// CONV
module  CONV(
	input				clk,
	input				reset,
	output logic		busy,	
	input				ready,	
	output logic [13:0]	iaddr,
	input  		 [7:0]	idata,	
	output logic		ioe,
	output logic		wen_L0,
	output logic		oe_L0,
	output logic [13:0]	addr_L0,
	output logic [11:0] w_data_L0,
	input  		 [11:0] r_data_L0,
	output logic 		wen_L1,
	output logic		oe_L1,
	output logic [11:0]	addr_L1,
	output logic [11:0]	w_data_L1,
	input  		 [11:0]	r_data_L1,
	output logic		oe_weight,
	output logic [15:0]	addr_weight,
	input  logic signed  [7:0]  r_data_weight,
	output logic		wen_L2,
	output logic [3:0]	addr_L2,
	output logic [31:0]	w_data_L2
	);
clock: 9.13 ns
lec_check: 0
cap_margin: 20
cell_pad_in_sites_detail_placement: 2
cell_pad_in_sites_global_placement: 3
core_margin: 7
core_utilization: 66
cts_cluster_size: 60
gpl_routability_driven: 1
gpl_timing_driven: 1
min_routing_layer: met2
place_density_lb_addon: 0.06
setup_slack_margin: 0.48
slew_margin: 20
run.sh (not shown) runs the stock make flow with config.mk's settings and CLKGATE_MAP_FILE=.
The baseline stopped in global placement without I/O.
Rerun with:
- CELL_PAD_IN_SITES_DETAIL_PLACEMENT: 2 -> 1
- CELL_PAD_IN_SITES_GLOBAL_PLACEMENT: 3 -> 1
- CORE_ASPECT_RATIO: default -> 0.54
- CORE_MARGIN: 7 -> 3
- CORE_UTILIZATION: 66 -> 51
- CTS_CLUSTER_SIZE: 60 -> 88
- GPL_TIMING_DRIVEN: 1 -> 0
- PLACE_DENSITY_LB_ADDON: 0.06 -> default
- SETUP_SLACK_MARGIN: 0.48 -> default
- clock period: 9.13 -> 13.0 ns (I/O delays scaled with it)
The changed run died in global routing with GRT-0116.
Die area is higher by 21%.
Synthesized area is unchanged.
Synthesized cell count is unchanged.
Rerun with:
- CELL_PAD_IN_SITES_DETAIL_PLACEMENT: 1 -> default
- CELL_PAD_IN_SITES_GLOBAL_PLACEMENT: 1 -> default
- CORE_ASPECT_RATIO: 0.54 -> default
- CORE_MARGIN: 3 -> 2
- CORE_UTILIZATION: 51 -> 8
- CTS_CLUSTER_SIZE: 88 -> default
- GPL_ROUTABILITY_DRIVEN: 1 -> default
- GPL_TIMING_DRIVEN: 0 -> default
- MIN_ROUTING_LAYER: met2 -> default
- clock period: 13.0 -> 15.0 ns (I/O delays scaled with it)
Result: With this change the flow passed the timing, design-rule and antenna checks; synthesized area stays the same; die area grows to 6.2 times its value; synthesized cell count stays the same.
Rerun with:
- CORE_UTILIZATION: 8 -> 40
- clock period: 15.0 -> 12.4 ns (I/O delays scaled with it)
Outcome:
- hold slack is about the same
- cell count goes down by 47%
- sequential share of layout area rose by 3.1 points
- wire length went down by 23%

* * *

Starting RTL as in the previous note.
Settings: LEC_CHECK=0, CAP_MARGIN=5, CORE_MARGIN=2, CORE_UTILIZATION=71, CTS_CLUSTER_DIAMETER=353, CTS_CLUSTER_SIZE=39, MAX_ROUTING_LAYER=met4, MIN_ROUTING_LAYER=met1, PLACE_DENSITY=0.66, SLEW_MARGIN=40, TNS_END_PERCENT=50; clock period 9.58 ns.
The first run stopped in global routing on GRT-0232.
Next try:
- CAP_MARGIN: 5 -> 20
- CORE_UTILIZATION: 71 -> 66
- CTS_CLUSTER_DIAMETER: 353 -> not set
- CTS_CLUSTER_SIZE: 39 -> not set
- HOLD_SLACK_MARGIN: not set -> -0.08
- MIN_ROUTING_LAYER: met1 -> not set
- PLACE_DENSITY: 0.66 -> not set
- SLEW_MARGIN: 40 -> 20
- TNS_END_PERCENT: 50 -> not set
- clock period: 9.58 -> 9.18 ns (I/O delays scaled with it)
=>
- With this change the flow produced a layout that fails on setup timing
- area after synthesis is unchanged
- die size grows by a little under a tenth
- synthesized cell count is unchanged
Next try:
- CORE_UTILIZATION: 66 -> 44
- HOLD_SLACK_MARGIN: -0.08 -> not set
- MAX_ROUTING_LAYER: met4 -> not set
- clock period: 9.18 -> 7.23 ns (I/O delays scaled with it)
The new run finished but failed the layout checks on setup timing.
Register-to-register slack is worse by 2.1 ns.
Count of clock-buffer cells in the layout is higher by 7.
Routed wire length is lower by 5.2%.
Worst setup slack is worse by 2.1 ns.
Via count is lower by 5.8%.

* * *

Starting RTL as in the previous note.
Settings: LEC_CHECK=0, CAP_MARGIN=20, CORE_MARGIN=2, CORE_UTILIZATION=71, CTS_CLUSTER_DIAMETER=29, CTS_CLUSTER_SIZE=34, MAX_ROUTING_LAYER=met4, SETUP_SLACK_MARGIN=2.6, SLEW_MARGIN=20; clock period 9.54 ns.
The first run failed in global routing, error GRT-0116.
Change:
- CORE_UTILIZATION: 71 -> 40
- CTS_CLUSTER_DIAMETER: 29 -> not set
- CTS_CLUSTER_SIZE: 34 -> not set
- MAX_ROUTING_LAYER: met4 -> not set
- SETUP_SLACK_MARGIN: 2.6 -> -0.28
- clock period: 9.54 -> 12.4 ns (I/O delays scaled with it)
This time the run passed the timing, design-rule and antenna checks; die size came out higher by well over a third; area after synthesis stays the same; synthesized cell count stays the same.
Change:
- CORE_UTILIZATION: 40 -> 70
- CTS_CLUSTER_SIZE: not set -> 36
- MAX_ROUTING_LAYER: not set -> met4
- SETUP_SLACK_MARGIN: -0.28 -> 2.39
- clock period: 12.4 -> 9.54 ns (I/O delays scaled with it)
The changed run stopped in global routing (GRT-0232); die size shrinks by well over a third; area after synthesis does not change; synthesized cell count is unchanged.
Change:
- CAP_MARGIN: 20 -> 5
- CORE_UTILIZATION: 70 -> 72
- CTS_CLUSTER_DIAMETER: not set -> 27
- CTS_CLUSTER_SIZE: 36 -> 35
- PLACE_DENSITY: not set -> 0.66
- SETUP_SLACK_MARGIN: 2.39 -> 3.03
- clock period: 9.54 -> 10.8 ns (I/O delays scaled with it)
- The new run did not get past global routing
- synthesized cell count does not change
- area after synthesis stays the same
- die size decreases by a few percent

* * *

CONV again, from the RTL that the note above started with.
make LEC_CHECK=0 ABC_AREA=0 CAP_MARGIN=0 CORE_ASPECT_RATIO=1.9 CORE_MARGIN=2 CORE_UTILIZATION=49 CTS_CLUSTER_SIZE=24 GPL_TIMING_DRIVEN=0 HOLD_SLACK_MARGIN=0.22 PLACE_DENSITY_LB_ADDON=0.26 SETUP_SLACK_MARGIN=3.31 SLEW_MARGIN=20 TNS_END_PERCENT=40 finish   # period 18.9 ns
The first run produced a clean layout.
Rerun with:
==> flow/config.mk (replaced) <==
export PLATFORM = sky130hd
export DESIGN_NAME = CONV
export DESIGN_NICKNAME = CONV
export VERILOG_FILES = /design/flow/design.v
export SDC_FILE = /design/flow/constraint.sdc
export NUM_CORES = 4
export LEC_CHECK = 0
export ABC_AREA = 1
export CAP_MARGIN = 20
export CORE_ASPECT_RATIO = 1.01
export CORE_MARGIN = 2
export CORE_UTILIZATION = 21
export CTS_CLUSTER_SIZE = 54
export GPL_TIMING_DRIVEN = 0
export MAX_ROUTING_LAYER = met4
export PLACE_DENSITY_LB_ADDON = 0.03
export SLEW_MARGIN = 20
export TNS_END_PERCENT = 100
==> flow/constraint.sdc (replaced) <==
create_clock -name core_clock -period 7.14 [get_ports {clk}]
set_input_delay 1.4280 -clock core_clock [delete_from_list [all_inputs] [get_ports {clk}]]
set_output_delay 1.4280 -clock core_clock [all_outputs]
set_load 0.01 [all_outputs]
Now the flow completed, yet does not pass: setup timing.
Routed wire length rises by 25%.
Final area rises by 20%.
Maximum frequency rises by 42%.
Area after synthesis rises by 4.0%.
Global-route usage falls by 15 points.
Synthesized cell count rises by 21%.
Rerun with:
==> flow/config.mk (replaced) <==
export PLATFORM = sky130hd
export DESIGN_NAME = CONV
export DESIGN_NICKNAME = CONV
export VERILOG_FILES = /design/flow/design.v
export SDC_FILE = /design/flow/constraint.sdc
export NUM_CORES = 4
export LEC_CHECK = 0
export ABC_AREA = 1
export CAP_MARGIN = 20
export CORE_MARGIN = 2
export CORE_UTILIZATION = 71
export CTS_CLUSTER_SIZE = 40
export MAX_ROUTING_LAYER = met4
export SETUP_SLACK_MARGIN = -0.22
export SLEW_MARGIN = 20
==> flow/constraint.sdc (replaced) <==
create_clock -name core_clock -period 9.54 [get_ports {clk}]
set_input_delay 1.9080 -clock core_clock [delete_from_list [all_inputs] [get_ports {clk}]]
set_output_delay 1.9080 -clock core_clock [all_outputs]
set_load 0.01 [all_outputs]
The changed run stopped in 5_1_grt on GRT-0232.
Synthesized area stays the same.
Die size drops by 70%.
Synthesized cell count is unchanged.
Rerun with:
==> flow/config.mk (replaced) <==
export PLATFORM = sky130hd
export DESIGN_NAME = CONV
export DESIGN_NICKNAME = CONV
export VERILOG_FILES = /design/flow/design.v
export SDC_FILE = /design/flow/constraint.sdc
export NUM_CORES = 4
export LEC_CHECK = 0
export CAP_MARGIN = 5
export CORE_MARGIN = 2
export CORE_UTILIZATION = 72
export CTS_CLUSTER_DIAMETER = 28
export CTS_CLUSTER_SIZE = 35
export MAX_ROUTING_LAYER = met4
export SETUP_SLACK_MARGIN = 3.03
export SLEW_MARGIN = 20
==> flow/constraint.sdc (replaced) <==
create_clock -name core_clock -period 10.8 [get_ports {clk}]
set_input_delay 2.1600 -clock core_clock [delete_from_list [all_inputs] [get_ports {clk}]]
set_output_delay 2.1600 -clock core_clock [all_outputs]
set_load 0.01 [all_outputs]
After rerunning: The new run aborted during 5_1_grt; area after synthesis shrinks by about 4%; die area is lower by 5.1%; synthesized cell count drops by 17%.
Rerun with:
==> flow/config.mk (replaced) <==
export PLATFORM = sky130hd
export DESIGN_NAME = CONV
export DESIGN_NICKNAME = CONV
export VERILOG_FILES = /design/flow/design.v
export SDC_FILE = /design/flow/constraint.sdc
export NUM_CORES = 4
export LEC_CHECK = 0
export CAP_MARGIN = 20
export CORE_MARGIN = 2
export CORE_UTILIZATION = 54
export SLEW_MARGIN = 20
==> flow/constraint.sdc (replaced) <==
create_clock -name core_clock -period 12.4 [get_ports {clk}]
set_input_delay 2.4800 -clock core_clock [delete_from_list [all_inputs] [get_ports {clk}]]
set_output_delay 2.4800 -clock core_clock [all_outputs]
set_load 0.01 [all_outputs]
The new run finished with timing, DRC and antenna clean.
Die size went up by a quarter to a third.
Area after synthesis does not change.
Synthesized cell count stays the same.
